==> flow/design.v (excerpt) <==
module maxfinder(clk, rst, start, x1, x2, x3, x4, eps, done, result);
Size: roughly 1500 cells after synthesis, about 120 flip-flops, ~13000 µm² of cells after synthesis.
clock: 5.07 ns
lec_check: 0
abc_area: 1
cap_margin: 30
cell_pad_in_sites_global_placement: 0
core_aspect_ratio: 1.75
core_margin: 2
core_utilization: 72
cts_cluster_diameter: 48
cts_cluster_size: 14
gpl_routability_driven: 1
max_routing_layer: met5
min_routing_layer: met1
place_density_lb_addon: 0.19
slew_margin: 20
tns_end_percent: 10
run.sh (not shown) runs the stock make flow with config.mk's settings and CLKGATE_MAP_FILE=.
The baseline finished but failed the layout checks on negative setup slack.
Then changed:
Settings changed: CAP_MARGIN 30 to 20, CELL_PAD_IN_SITES_GLOBAL_PLACEMENT 0 to not set, CORE_ASPECT_RATIO 1.75 to not set, CTS_CLUSTER_DIAMETER 48 to not set, CTS_CLUSTER_SIZE 14 to 13, GPL_ROUTABILITY_DRIVEN 1 to not set, MAX_ROUTING_LAYER met5 to not set, MIN_ROUTING_LAYER met1 to not set, PLACE_DENSITY_LB_ADDON 0.19 to 0.26, TNS_END_PERCENT 10 to not set.
Clock period 5.07 ns to 4.51 ns, I/O delays scaled along.
Outcome: With this change the flow died in 5_1_grt. Synthesized area does not change. Die size hardly moves. Synthesized cell count does not change.

* * *

lane 1:
maxfinder again, from the RTL that the note above started with.
Settings: LEC_CHECK=0, CAP_MARGIN=20, CELL_PAD_IN_SITES_DETAIL_PLACEMENT=1, CORE_ASPECT_RATIO=1.99, CORE_MARGIN=4, CORE_UTILIZATION=40, CTS_CLUSTER_DIAMETER=23, GPL_ROUTABILITY_DRIVEN=1, MAX_ROUTING_LAYER=met4, MIN_ROUTING_LAYER=met1, SETUP_SLACK_MARGIN=2.31, SLEW_MARGIN=20, TNS_END_PERCENT=20; clock period 9.0 ns.
What lane 2 does differently from lane 1 at the input level:
# lane 1
export LEC_CHECK = 0
export CAP_MARGIN = 20
export CELL_PAD_IN_SITES_DETAIL_PLACEMENT = 1
export CORE_ASPECT_RATIO = 1.99
export CORE_MARGIN = 4
export CORE_UTILIZATION = 40
export CTS_CLUSTER_DIAMETER = 23
export GPL_ROUTABILITY_DRIVEN = 1
export MAX_ROUTING_LAYER = met4
export MIN_ROUTING_LAYER = met1
export SETUP_SLACK_MARGIN = 2.31
export SLEW_MARGIN = 20
export TNS_END_PERCENT = 20
create_clock -name core_clock -period 9.0 [get_ports {clk}]
# lane 2
export LEC_CHECK = 0
export CAP_MARGIN = 20
export CORE_MARGIN = 2
export CORE_UTILIZATION = 40
export CTS_CLUSTER_DIAMETER = 380
export CTS_CLUSTER_SIZE = 99
export SETUP_SLACK_MARGIN = 1.82
export SLEW_MARGIN = 20
create_clock -name core_clock -period 9.0 [get_ports {clk}]
==> comparison <==
For lane 2, the last element of the critical path was datapath.my_x1.reg1.out, unlike lane 1, where it was datapath.my_x4.reg1.out. In the flow results for lane 2 and lane 1, the wire length of the first global-routing pass is smaller on lane 2. Lane 2 vs. lane 1: sequential share of layout area closely matched the old numbers.
Here is what was changed in the inputs of lane 3 compared with lane 2.
# lane 2
export LEC_CHECK = 0
export CAP_MARGIN = 20
export CORE_MARGIN = 2
export CORE_UTILIZATION = 40
export CTS_CLUSTER_DIAMETER = 380
export CTS_CLUSTER_SIZE = 99
export SETUP_SLACK_MARGIN = 1.82
export SLEW_MARGIN = 20
create_clock -name core_clock -period 9.0 [get_ports {clk}]
# lane 3
export LEC_CHECK = 0
export CAP_MARGIN = 10
export CORE_MARGIN = 9
export CORE_UTILIZATION = 15
export CTS_CLUSTER_DIAMETER = 95
export CTS_CLUSTER_SIZE = 11
export GPL_TIMING_DRIVEN = 0
export MIN_ROUTING_LAYER = met1
export SLEW_MARGIN = 10
create_clock -name core_clock -period 9.0 [get_ports {clk}]
--- outcome ---
Against lane 2, lane 3 comes in 2.6 points higher on part of the total power dissipated in the clock network. Relative to lane 2, the non-clock buffer count measured on lane 3 has increased by more than half. Area after detailed placement (lane 3 over lane 2): increase, about 7%. Diff lane 3 and lane 2: total die size lower in lane 2.
Here is what was changed in the inputs of lane 4 compared with lane 3.
# lane 3
export LEC_CHECK = 0
export CAP_MARGIN = 10
export CORE_MARGIN = 9
export CORE_UTILIZATION = 15
export CTS_CLUSTER_DIAMETER = 95
export CTS_CLUSTER_SIZE = 11
export GPL_TIMING_DRIVEN = 0
export MIN_ROUTING_LAYER = met1
export SLEW_MARGIN = 10
create_clock -name core_clock -period 9.0 [get_ports {clk}]
# lane 4
export LEC_CHECK = 0
export CAP_MARGIN = 10
export CORE_MARGIN = 2
export CORE_UTILIZATION = 40
export CTS_CLUSTER_SIZE = 11
export GPL_TIMING_DRIVEN = 0
export SLEW_MARGIN = 20
create_clock -name core_clock -period 9.0 [get_ports {clk}]
Findings:
- Comparing lane 3 and lane 4, post-layout instance area is higher on lane 3.
- [lane 4] wire length of the first global-routing pass fell 0.76% relative to lane 3
- Diff lane 4..lane 3 | final-report hold violation count | unchanged
- Max cell total after placement across lane 3 and lane 4: lane 3
- Compared with lane 3, lane 4 shows die width lower by about 40%.
- Re total wire length after detailed routing: lane 4 is 520 um down on lane 3.
- Hold slack: lane 4 < lane 3
- Comparing share of the clock period used by the worst path after layout for lane 3 and lane 4, the smaller number came from lane 3.

* * *

== before ==
maxfinder again, from the RTL that the note above started with.
Settings: LEC_CHECK=0, CAP_MARGIN=20, CORE_ASPECT_RATIO=1.18, CORE_MARGIN=2, CORE_UTILIZATION=72, CTS_CLUSTER_DIAMETER=396, CTS_CLUSTER_SIZE=25, HOLD_SLACK_MARGIN=0.3, PLACE_DENSITY_LB_ADDON=0.0, SETUP_SLACK_MARGIN=1.21, SLEW_MARGIN=20, TNS_END_PERCENT=10; clock period 6.16 ns.
Input changes introduced in after (baseline for comparison: before):
Settings: CORE_ASPECT_RATIO: 1.18 -> unset; CTS_CLUSTER_DIAMETER: 396 -> unset; TNS_END_PERCENT: 10 -> unset; SETUP_SLACK_MARGIN: 1.21 -> unset; HOLD_SLACK_MARGIN: 0.3 -> unset; PLACE_DENSITY_LB_ADDON: 0.0 -> unset; CTS_CLUSTER_SIZE: 25 -> unset; CORE_UTILIZATION: 72 -> 65; the clock period (ns, I/O delays scaled along): 6.16 -> 5.01.
Notes after the runs:
after: flow complete, layout not clean; failing: setup timing. Taking before as the reference, in after sequential power share lost 1.7 points; final routed wirelength across all metal layers picked up an extra about 5%; cell area picked up an extra 10%. Comparing before and after, clock network fraction of total power is lower on after. Min first-pass GRT wire length across before and after: before. In the flow results for before and after, the combinational cell fraction of total power is smaller on before. In after, die size is higher than in before.
No activity file was given, so power comes from the tool's default toggle rates.
